Setup of oak:
## caesar_cipher
module caesar_cipher (
   input            clk
  ,input            rst_n
  ,input            ptxt_valid  
  ,input            mode  
  ,input            key_shift_dir_1  
  ,input            key_shift_dir_3  
  ,input      [4:0] key_shift_num_1  
  ,input      [4:0] key_shift_num_3  
  ,input      [7:0] ptxt_char
  ,output reg [7:0] ctxt_char
  ,output reg       err_invalid_key_shift_num
  ,output reg       err_invalid_ptxt_char
  ,output reg       ctx_ready
);
  localparam NUL_CHAR = 8'h00;
  localparam UPPERCASE_A_CHAR = 8'h41;
  localparam UPPERCASE_Z_CHAR = 8'h5A;
  localparam LOWERCASE_A_CHAR = 8'h61;
  localparam LOWERCASE_Z_CHAR = 8'h7A;
  wire       ptxt_char_is_uppercase_letter;
  wire       ptxt_char_is_lowercase_letter;
  wire       ptxt_char_is_letter;
  wire	     err_invalid_key_shift_num_wire;
  wire 	     err_invalid_ptxt_char_wire;
  wire  [4:0] key_shift_num_x;  
  reg  [7:0] sub_letter;
  assign err_invalid_key_shift_num_wire = key_shift_num_1 > 26 || key_shift_num_3 > 26 || key_shift_num_1==key_shift_num_3;
  assign ptxt_char_is_uppercase_letter = (ptxt_char >= UPPERCASE_A_CHAR) &&
                                         (ptxt_char <= UPPERCASE_Z_CHAR);
  assign ptxt_char_is_lowercase_letter = (ptxt_char >= LOWERCASE_A_CHAR) &&
                                         (ptxt_char <= LOWERCASE_Z_CHAR);
  assign ptxt_char_is_letter = ptxt_char_is_uppercase_letter ||
                               ptxt_char_is_lowercase_letter;
  ...
Settings: LEC_CHECK=0, ABC_AREA=1, CAP_MARGIN=20, CORE_MARGIN=2, CORE_UTILIZATION=72, CTS_CLUSTER_DIAMETER=97, CTS_CLUSTER_SIZE=13, PLACE_DENSITY_LB_ADDON=0.14, SETUP_SLACK_MARGIN=0.2, SLEW_MARGIN=20; clock period 3.84 ns.
run.sh (not shown) runs the stock make flow with config.mk's settings and CLKGATE_MAP_FILE=.
3_5_place_dp: oak exited with error
Changes in pine relative to oak:
# oak
export LEC_CHECK = 0
export ABC_AREA = 1
export CAP_MARGIN = 20
export CORE_MARGIN = 2
export CORE_UTILIZATION = 72
export CTS_CLUSTER_DIAMETER = 97
export CTS_CLUSTER_SIZE = 13
export PLACE_DENSITY_LB_ADDON = 0.14
export SETUP_SLACK_MARGIN = 0.2
export SLEW_MARGIN = 20
create_clock -name core_clock -period 3.84 [get_ports {clk}]
# pine
export LEC_CHECK = 0
export CAP_MARGIN = 20
export CORE_MARGIN = 2
export CORE_UTILIZATION = 68
export SLEW_MARGIN = 20
export TNS_END_PERCENT = 5
create_clock -name core_clock -period 10.7 [get_ports {clk}]
==> comparison <==
- pine: GRT-0232 in 5_1_grt -> run aborted
- Area of the core region: higher on pine
- pine vs oak: synthesized cell count down by a little under 10%
- Multiplexer share of the synthesized area, oak and pine: smaller value in oak
- Summary of pine over oak: total die size +about 19%; synthesized area +1800 µm²; sequential area share after synthesis -0.20 points; area of the synthesized netlist per yosys stat +about 12%; net count after synthesis -7.4%.
## Diff of input files: birch against pine
# pine
export LEC_CHECK = 0
export CAP_MARGIN = 20
export CORE_MARGIN = 2
export CORE_UTILIZATION = 68
export SLEW_MARGIN = 20
export TNS_END_PERCENT = 5
create_clock -name core_clock -period 10.7 [get_ports {clk}]
# birch
export LEC_CHECK = 0
export CAP_MARGIN = 15
export CELL_PAD_IN_SITES_DETAIL_PLACEMENT = 0
export CELL_PAD_IN_SITES_GLOBAL_PLACEMENT = 0
export CORE_MARGIN = 2
export CORE_UTILIZATION = 57
export CTS_CLUSTER_DIAMETER = 389
export GPL_TIMING_DRIVEN = 1
export MIN_ROUTING_LAYER = met1
export PLACE_DENSITY_LB_ADDON = 0.1
export SLEW_MARGIN = 20
export TNS_END_PERCENT = 65
create_clock -name core_clock -period 10.7 [get_ports {clk}]
==> results <==
In the reports for birch and pine, the smaller area of the die belongs to pine. birch vs pine — global placement routability congestion dropped about 3.8%. Although birch finished all stages, its layout failed final checks on setup timing. As far as adder and majority cell fraction of the synthesized area goes, pine and birch are indistinguishable; the numbers are identical. Between pine and birch, the flow reports number of cells in the design after placement increasing by a few percent. Compare birch and pine | core box area higher: birch.
The following lists how maple was set up differently from birch:
# birch
export LEC_CHECK = 0
export CAP_MARGIN = 15
export CELL_PAD_IN_SITES_DETAIL_PLACEMENT = 0
export CELL_PAD_IN_SITES_GLOBAL_PLACEMENT = 0
export CORE_MARGIN = 2
export CORE_UTILIZATION = 57
export CTS_CLUSTER_DIAMETER = 389
export GPL_TIMING_DRIVEN = 1
export MIN_ROUTING_LAYER = met1
export PLACE_DENSITY_LB_ADDON = 0.1
export SLEW_MARGIN = 20
export TNS_END_PERCENT = 65
create_clock -name core_clock -period 10.7 [get_ports {clk}]
# maple
export LEC_CHECK = 0
export CAP_MARGIN = 15
export CELL_PAD_IN_SITES_DETAIL_PLACEMENT = 1
export CELL_PAD_IN_SITES_GLOBAL_PLACEMENT = 2
export CORE_MARGIN = 2
export CORE_UTILIZATION = 24
export CTS_CLUSTER_DIAMETER = 389
export GPL_TIMING_DRIVEN = 0
export MIN_ROUTING_LAYER = met1
export PLACE_DENSITY_LB_ADDON = 0.1
export SLEW_MARGIN = 20
export TNS_END_PERCENT = 65
create_clock -name core_clock -period 23.0 [get_ports {clk}]
==> comparison <==
Comparing maple and birch, the one run not ending clean was birch. Between maple and birch, setup TNS is higher for maple, birch comes in under that. maple ends up with a area growth from synthesis to final layout that is 23 points lower than in birch. [compare] base=birch new=maple: multi-input gate share of total cell area moved up, biggest fanout along the worst timing path has increased, post-route standard cell area excluding fillers went down 3600 µm². Diff birch -> maple: worst setup slack went up.

---

v6:
caesar_cipher again, from the RTL that the note above started with.
clock: 13.7 ns
lec_check: 0
cap_margin: 15
cell_pad_in_sites_detail_placement: 0
cell_pad_in_sites_global_placement: 0
core_margin: 2
core_utilization: 70
cts_cluster_diameter: 363
cts_cluster_size: 37
gpl_timing_driven: 1
min_routing_layer: met1
slew_margin: 20
tns_end_percent: 65
Inputs modified between v6 and v7:
Settings: a deleted CELL_PAD_IN_SITES_DETAIL_PLACEMENT that had been 0; a change of CORE_UTILIZATION from 70 to 35; a deleted TNS_END_PERCENT that had been 65; a deleted CTS_CLUSTER_DIAMETER that had been 363; a deleted CTS_CLUSTER_SIZE that had been 37; a change of CAP_MARGIN from 15 to 20; a deleted CELL_PAD_IN_SITES_GLOBAL_PLACEMENT that had been 0; a deleted MIN_ROUTING_LAYER that had been met1; a deleted GPL_TIMING_DRIVEN that had been 1; a change of the clock period (ns, I/O delays scaled along) from 13.7 to 13.6.
[summary]
v7: all stages complete, timing, DRC and antenna checks passed. Re number of standard cells after synthesis: no difference whatsoever between v7 and v6. On overall global routing resource usage, the lower figure sits with v7, not v6. In the metrics for v6 and v7, the one carrying the higher total via count after detailed routing is v6.
